Setup of P:
==> flow/design.v (excerpt) <==
module emaxi( 
   wr_wait, rd_wait, rr_access, rr_packet, m_axi_awid, m_axi_awaddr,
   m_axi_awlen, m_axi_awsize, m_axi_awburst, m_axi_awlock,
   m_axi_awcache, m_axi_awprot, m_axi_awqos, m_axi_awvalid, m_axi_wid,
   m_axi_wdata, m_axi_wstrb, m_axi_wlast, m_axi_wvalid, m_axi_bready,
   m_axi_arid, m_axi_araddr, m_axi_arlen, m_axi_arsize, m_axi_arburst,
   m_axi_arlock, m_axi_arcache, m_axi_arprot, m_axi_arqos,
   m_axi_arvalid, m_axi_rready,
   wr_access, wr_packet, rd_access, rd_packet, rr_wait, m_axi_aclk,
   m_axi_aresetn, m_axi_awready, m_axi_wready, m_axi_bid, m_axi_bresp,
   m_axi_bvalid, m_axi_arready, m_axi_rid, m_axi_rdata, m_axi_rresp,
   m_axi_rlast, m_axi_rvalid
   );
For scale: about 1800 flip-flops, roughly 650 I/O pins, roughly 67000 sq um of cells after synthesis.
make LEC_CHECK=0 CAP_MARGIN=0 CELL_PAD_IN_SITES_DETAIL_PLACEMENT=1 CELL_PAD_IN_SITES_GLOBAL_PLACEMENT=2 CORE_ASPECT_RATIO=1.74 CORE_MARGIN=8 CORE_UTILIZATION=40 CTS_CLUSTER_SIZE=35 GPL_ROUTABILITY_DRIVEN=1 GPL_TIMING_DRIVEN=0 HOLD_SLACK_MARGIN=0.04 MAX_ROUTING_LAYER=met5 SLEW_MARGIN=40 TNS_END_PERCENT=80 finish   # period 5.62 ns
run.sh (not shown) runs the stock make flow with config.mk's settings and CLKGATE_MAP_FILE=.
Setup changes, P to Q
Settings: changing CAP_MARGIN from 0 to 20; changing CORE_UTILIZATION from 40 to 50; removing GPL_TIMING_DRIVEN (formerly 0); changing CORE_MARGIN from 8 to 2; changing TNS_END_PERCENT from 80 to 5; removing CORE_ASPECT_RATIO (formerly 1.74); removing CELL_PAD_IN_SITES_GLOBAL_PLACEMENT (formerly 2); removing CTS_CLUSTER_SIZE (formerly 35); removing CELL_PAD_IN_SITES_DETAIL_PLACEMENT (formerly 1); removing HOLD_SLACK_MARGIN (formerly 0.04); changing SLEW_MARGIN from 40 to 20; removing GPL_ROUTABILITY_DRIVEN (formerly 1); removing MAX_ROUTING_LAYER (formerly met5); changing the clock period (ns, I/O delays scaled along) from 5.62 to 4.18.
Results
- Amount of wire on met2 after detailed routing, Q vs P: down by more than a quarter
- Compared with P, in Q fraction of the cycle the final worst path needs moved down; met2 usage in global routing has decreased.
- Measured against each other, Q and P differ in setup slack of the most critical reg-to-reg path, the lower figure coming from Q.
- Q reached the final stage; the timing, DRC and antenna checks on its layout passed.
- No stage failed in P, and the final checks on the layout all came back clean.
- When the final numbers for Q and P were put side by side, the final cell utilization of the core turned out to be greater in Q.
- Compared with P, the detailed router inserted fewer vias in Q.
- For internal power summed over all cells, dividing the value from Q by the value from P gives 1.3.
- Compared with P, Q shows a lower setup slack.
[inputs] R vs Q
Settings: putting SETUP_SLACK_MARGIN at -0.33 where nothing was set; swapping 50 for 57 in CORE_UTILIZATION; swapping 4.18 for 4.42 in the clock period (ns, I/O delays scaled along).
Notes after the runs:
- When the final numbers for Q and R were put side by side, the clock power share turned out to be greater in Q.
- Against Q, R reports a data arrival time at the worst-slack endpoint that is lower.
- Row worst setup slack after placement: R higher / Q lower
- Against Q, R comes in 0.20 ns higher on data required time at the worst endpoint.
- Diff Q -> R: hold slack fell 0.040 ns, fraction of area in clock buffers and inverters moved down, leakage component of the power now sits lower, critical path depth up 1.
- Diff R..Q | max-slew violation total from the final report | unchanged
- Per the comparison of R with Q, total power -about 7%; final worst setup slack +0.26 ns.
Relative to R, the following input files were edited for S:
Settings: changing SETUP_SLACK_MARGIN from -0.33 to 0.5; changing CORE_UTILIZATION from 57 to 70; removing TNS_END_PERCENT (formerly 5); changing the clock period (ns, I/O delays scaled along) from 4.42 to 2.06.
Findings:
Summary of S over R: clock distribution area overhead in the final layout fell by 0.58 points; worst clock skew shows an increase of 0.021 ns.
The routed length on met2 reported for S is greater than that of R by 30%.
Relative to R, the number of design-rule violations left by the first detailed-router iteration of S is higher by 4222.
Compared with R, S has less setup slack.
Compare S and R | post-placement setup slack higher: R
Taking R as the reference, in S number of non-filler instances in the completed layout rose 150, power share of the clock group fell 2.6 points, count of clock-buffer cells in the layout fell 31.
Of R and S, just one finished clean: R.
Although it ran to completion, S produced a layout that fails the final checks because of setup timing.


## oak
emaxi again, from the RTL that the note above started with.
clock: 5.04 ns
lec_check: 0
abc_area: 1
cap_margin: 20
core_margin: 2
core_utilization: 66
setup_slack_margin: 0.94
slew_margin: 20
#### Input delta (pine over oak)
Settings: a change of CORE_UTILIZATION from 66 to 40; a deleted SETUP_SLACK_MARGIN that had been 0.94; a deleted ABC_AREA that had been 1; a change of the clock period (ns, I/O delays scaled along) from 5.04 to 2.12.
[pine] flow finished | final checks: failed | reasons: negative setup slack. Final-layout clock-cell area share: pine vs oak up 0.31 points. pine has multi-input combinational cell area below what oak had. Row fraction of the cycle the final worst path needs: pine higher / oak lower. Fraction of met2 tracks used by global routing was higher in the run labelled oak. oak -> pine: count of final max-slew check failures delta 0, exact match. pine ended with more die outline height than oak. pine vs oak, cell area went up by about 6%.
[inputs] birch vs pine
Settings: setting SETUP_SLACK_MARGIN to 0.54 for the first time; changing CORE_UTILIZATION from 40 to 70; changing the clock period (ns, I/O delays scaled along) from 2.12 to 2.06.
birch -> stages 100% | layout checks FAIL | negative setup slack
Count of antenna diodes in the layout for birch: 3 up relative to pine
birch against pine: relative max-transition margin rose 21 points, shortest period the worst path allows increased 0.26 ns, sum of met3 wire segment lengths after detailed routing went up by 19000 microns, overall power after layout picked up an extra 5.5%, logic share of the area picked up an extra 0.49 points.
#### Input delta (maple over birch)
Settings: SETUP_SLACK_MARGIN: 0.54 -> unset; CTS_CLUSTER_SIZE: unset -> 90; ABC_AREA: unset -> 1; the clock period (ns, I/O delays scaled along): 2.06 -> 2.02.
## What came out
The layout from maple, despite a flow that completed every stage, fails the layout checks, with the failing checks listed as negative setup slack. Looking at end point of the critical path, the fifo_async.mem.generic.memory_dp.rd_dout[26] result is from birch; the fifo_async.mem.generic.memory_dp.rd_dout[17] one comes from maple. Comparing the two runs side by side, maple comes out ahead of birch on smallest setup slack after layout. The heaviest power group comes out sequential cells in one run and combinational cells in the other, namely in birch and maple respectively. The via count normalized by instance count of maple falls short of that of birch by about 6.5%. Any difference in count of port buffers added during placement between birch and maple is small enough to ignore. Looking at maple and birch, the hold slack is a wash. Cell-internal power in maple is 0.82 mW higher than in birch.


sierra:
Starting RTL as in the previous note.
Settings: LEC_CHECK=0, CAP_MARGIN=20, CORE_MARGIN=2, CORE_UTILIZATION=40, CTS_CLUSTER_DIAMETER=228, HOLD_SLACK_MARGIN=-0.03, PLACE_DENSITY_LB_ADDON=0.05, SLEW_MARGIN=20; clock period 5.0 ns.
sierra finished every stage and its layout cleared the timing, DRC and antenna checks.
Input changes introduced in amber (baseline for comparison: sierra):
# sierra
export LEC_CHECK = 0
export CAP_MARGIN = 20
export CORE_MARGIN = 2
export CORE_UTILIZATION = 40
export CTS_CLUSTER_DIAMETER = 228
export HOLD_SLACK_MARGIN = -0.03
export PLACE_DENSITY_LB_ADDON = 0.05
export SLEW_MARGIN = 20
create_clock -name core_clock -period 5.0 [get_ports {m_axi_aclk}]
# amber
export LEC_CHECK = 0
export CAP_MARGIN = 20
export CORE_MARGIN = 2
export CORE_UTILIZATION = 60
export SETUP_SLACK_MARGIN = 0.94
export SLEW_MARGIN = 20
create_clock -name core_clock -period 3.55 [get_ports {m_axi_aclk}]
--- outcome ---
| final max-slew violation count | amber vs sierra | ≈ equal |. Timing startpoint of the critical path: wvalid_b$_SDFFE_PN0P_ -> sierra, fifo_async.rd_count[4]$_DFFE_PN0P_ -> amber. What sierra reported for switching power of the nets has to be multiplied by 1.3 to get the figure for amber. Compared with sierra, amber shows a higher relative area of non-clock buffer cells in the final design. sierra ended up with reg -> async as its worst min-delay path class; amber ended up with reg -> reg. Status: sequential cell area parity (sierra, amber). amber vs. sierra: number of synthesized register bits neither gained nor lost much, number of tap cells added at floorplan decreased by 704 relative to the old numbers, data arrival time of the critical path went down by 0.63 ns. amber against sierra: sequential power share now sits higher, portion of total power attributed to combinational logic increased by 0.4 points relative to the old numbers, first-pass GRT wire length shrank by about 11%.
Setup changes, amber to raven
# amber
export LEC_CHECK = 0
export CAP_MARGIN = 20
export CORE_MARGIN = 2
export CORE_UTILIZATION = 60
export SETUP_SLACK_MARGIN = 0.94
export SLEW_MARGIN = 20
create_clock -name core_clock -period 3.55 [get_ports {m_axi_aclk}]
# raven
export LEC_CHECK = 0
export CAP_MARGIN = 20
export CORE_MARGIN = 2
export CORE_UTILIZATION = 56
export SLEW_MARGIN = 20
create_clock -name core_clock -period 3.6 [get_ports {m_axi_aclk}]
raven reached the end of the flow, and the finished layout is clean on the timing, DRC and antenna checks. Comparing amber against raven, there is no change at all in synthesized cell count. Compared with amber, raven shows a register-to-register slack that is 0.31 ns lower. Of amber and raven, the run reporting the higher final area was raven. Final hold slack: amber and raven compared, higher one is raven. Wire length of the first global-routing pass essentially unchanged between raven and amber. Worst setup slack was higher in the run labelled amber. Reported for amber and raven, critical path depth turned out identical to the last digit. The wire length of raven exceeds that of amber by 2.8%. Status: sequential power parity (raven, amber). raven reports a higher worst max-slew margin expressed relative to the limit than amber does. Relative to amber, first-pass iteration count of the detailed router has decreased by 1 in raven.
Modified inputs, garnet compared to raven
# raven
export LEC_CHECK = 0
export CAP_MARGIN = 20
export CORE_MARGIN = 2
export CORE_UTILIZATION = 56
export SLEW_MARGIN = 20
create_clock -name core_clock -period 3.6 [get_ports {m_axi_aclk}]
# garnet
export LEC_CHECK = 0
export CAP_MARGIN = 20
export CORE_MARGIN = 2
export CORE_UTILIZATION = 13
export SLEW_MARGIN = 20
create_clock -name core_clock -period 7.38 [get_ports {m_axi_aclk}]
- No stage failed in garnet, and the final checks on the layout all came back clean.
- Diff raven -> garnet: worst slew margin relative to its limit now larger, switching share of total power moved up.
- From garnet to raven, number of buffers inserted by hold repair at cts did not move at all.
- The end point of the critical path comes out wr_wait in one run and m_axi_arsize[1] in the other, namely in raven and garnet respectively.
- Sort garnet and raven by post-route cell area, descending, and garnet comes first.
- Cmp garnet and raven / leakage component of the power / lower: garnet
- Per the comparison of garnet with raven, worst path setup slack after routing saw an increase, sum of met2 wire segment lengths after detailed routing saw an increase, register bit count reported by yosys saw little to no change, clock network power share saw an increase.
- Row portion of total power attributed to combinational logic: garnet lower / raven higher
- The non-clock buffer count of garnet falls short of that of raven by 10%.


Starting RTL as in the previous note.
## emaxi
module emaxi( 
   wr_wait, rd_wait, rr_access, rr_packet, m_axi_awid, m_axi_awaddr,
   m_axi_awlen, m_axi_awsize, m_axi_awburst, m_axi_awlock,
   m_axi_awcache, m_axi_awprot, m_axi_awqos, m_axi_awvalid, m_axi_wid,
   m_axi_wdata, m_axi_wstrb, m_axi_wlast, m_axi_wvalid, m_axi_bready,
   m_axi_arid, m_axi_araddr, m_axi_arlen, m_axi_arsize, m_axi_arburst,
   m_axi_arlock, m_axi_arcache, m_axi_arprot, m_axi_arqos,
   m_axi_arvalid, m_axi_rready,
   wr_access, wr_packet, rd_access, rd_packet, rr_wait, m_axi_aclk,
   m_axi_aresetn, m_axi_awready, m_axi_wready, m_axi_bid, m_axi_bresp,
   m_axi_bvalid, m_axi_arready, m_axi_rid, m_axi_rdata, m_axi_rresp,
   m_axi_rlast, m_axi_rvalid
   );
   parameter M_IDW  = 12;
   parameter PW     = 104;
   parameter AW     = 32;
   parameter DW     = 32;
   input 	       wr_access;
   input [PW-1:0]      wr_packet;   
   output 	       wr_wait;
   input 	       rd_access;
   input [PW-1:0]      rd_packet;
   output 	       rd_wait;
   output 	       rr_access;
   output [PW-1:0]     rr_packet;
   input 	       rr_wait;
  ...
clock: 2.09 ns
lec_check: 0
cap_margin: 20
core_margin: 2
core_utilization: 72
setup_slack_margin: 0.62
slew_margin: 20
The first run ended with an error in global routing with ODB-0269.
==> next run, changes <==
CORE_UTILIZATION = 66   (was 72)
SETUP_SLACK_MARGIN = not set   (was 0.62)
clock period = 2.6 ns   (was 2.09 ns; I/O delays follow)
With this change the flow completed without violations.
Synthesized cell count stays the same.
Synthesized area does not change.
Die area grows by a little under a tenth.
==> next run, changes <==
CORE_UTILIZATION = 40   (was 66)
clock period = 5.0 ns   (was 2.6 ns; I/O delays follow)
Outcome: Final area falls by about 1.2%. Total power came out lower by about 50%. Sequential cell count does not change. Via count came out lower by about 4%. Clock power goes down by about 45%. Final cell count increases by 11%. Worst hold slack gains 130 ps. Wire length came out higher by 4.0%. Area after synthesis is unchanged. Combinational power shrinks by about 54%. Clock skew rises by 28 ps.
==> next run, changes <==
CORE_UTILIZATION = 57   (was 40)
TNS_END_PERCENT = 5   (was not set)
clock period = 4.17 ns   (was 5.0 ns; I/O delays follow)
Outcome:
- count of clock-buffer cells in the layout increases by 26
- first-iteration DRC count went up by 3.6%
- setup slack loses 420 ps
- via count is about the same
==> next run, changes <==
CORE_UTILIZATION = 40   (was 57)
TNS_END_PERCENT = not set   (was 5)
clock period = 3.6 ns   (was 4.17 ns; I/O delays follow)
=> The changed run completed with no timing, DRC or antenna violations. Design area grows by about 2.3%. Count of clock-buffer cells in the layout is lower by 12. Worst setup slack loses 500 ps. Area after synthesis is unchanged. Register-to-register slack got worse by 520 ps. Global-route usage is lower by 8.0 points. Die area rose by 42%. Final cell count increases by about 11%. Combinational power went up by 21%. Sequential share of layout area fell by 1.4 points.


emaxi again, from the RTL that the note above started with.
Design emaxi, start of the top module:
module emaxi( 
   wr_wait, rd_wait, rr_access, rr_packet, m_axi_awid, m_axi_awaddr,
   m_axi_awlen, m_axi_awsize, m_axi_awburst, m_axi_awlock,
   m_axi_awcache, m_axi_awprot, m_axi_awqos, m_axi_awvalid, m_axi_wid,
   m_axi_wdata, m_axi_wstrb, m_axi_wlast, m_axi_wvalid, m_axi_bready,
   m_axi_arid, m_axi_araddr, m_axi_arlen, m_axi_arsize, m_axi_arburst,
   m_axi_arlock, m_axi_arcache, m_axi_arprot, m_axi_arqos,
   m_axi_arvalid, m_axi_rready,
   wr_access, wr_packet, rd_access, rd_packet, rr_wait, m_axi_aclk,
   m_axi_aresetn, m_axi_awready, m_axi_wready, m_axi_bid, m_axi_bresp,
   m_axi_bvalid, m_axi_arready, m_axi_rid, m_axi_rdata, m_axi_rresp,
   m_axi_rlast, m_axi_rvalid
   );
export LEC_CHECK = 0
export CAP_MARGIN = 20
export CORE_MARGIN = 2
export CORE_UTILIZATION = 33
export GPL_ROUTABILITY_DRIVEN = 1
export PLACE_DENSITY_LB_ADDON = 0.05
export SETUP_SLACK_MARGIN = -0.17
export SLEW_MARGIN = 20
create_clock -name core_clock -period 2.47 [get_ports {m_axi_aclk}]
The starting point finished but failed the layout checks on setup timing.
Change:
Settings changed: CORE_UTILIZATION 33 to 70, CTS_CLUSTER_SIZE set to 14, GPL_ROUTABILITY_DRIVEN 1 to unset, PLACE_DENSITY_LB_ADDON 0.05 to unset, SETUP_SLACK_MARGIN -0.17 to unset.
Clock period 2.47 ns to 2.02 ns, I/O delays scaled along.
Result: The changed run finished but failed the layout checks on setup timing; clock power climbs by 14%; wire length climbs by 4.9%; synthesized area stays the same; via count increases by 13%; worst hold slack is worse by 54 ps; worst setup slack degrades by 310 ps; register-to-register slack is worse by 400 ps; sequential cell count is unchanged; utilization is higher by 46 points; design area decreases by 1.5%; critical path depth rose by 5.
Change:
Settings changed: ABC_AREA set to 1, CTS_CLUSTER_SIZE 14 to unset, SETUP_SLACK_MARGIN set to 0.94.
Clock period 2.02 ns to 5.04 ns, I/O delays scaled along.
The changed run went through all stages and came out clean.
Synthesized area rose by a few percent.
Sequential share of layout area is higher by 2.4 points.
Setup slack improved by 1900 ps.
Die area goes up by a few percent.
Wire length decreases by a little under a tenth.
Cell area shrinks by a few percent.
Critical path depth goes down by 3.
Change:
Settings changed: CTS_CLUSTER_SIZE set to 88, PLACE_DENSITY set to 0.38, SETUP_SLACK_MARGIN 0.94 to unset.
Clock period 5.04 ns to 2.02 ns, I/O delays scaled along.
Outcome:
- Now the flow completed and failed the layout checks on setup timing
- area after synthesis is unchanged
- setup slack loses 1900 ps
- combinational power came out higher to 3.9 times its value
- final area rose by 8.8%
Power is estimated from default activity; no workload was simulated.
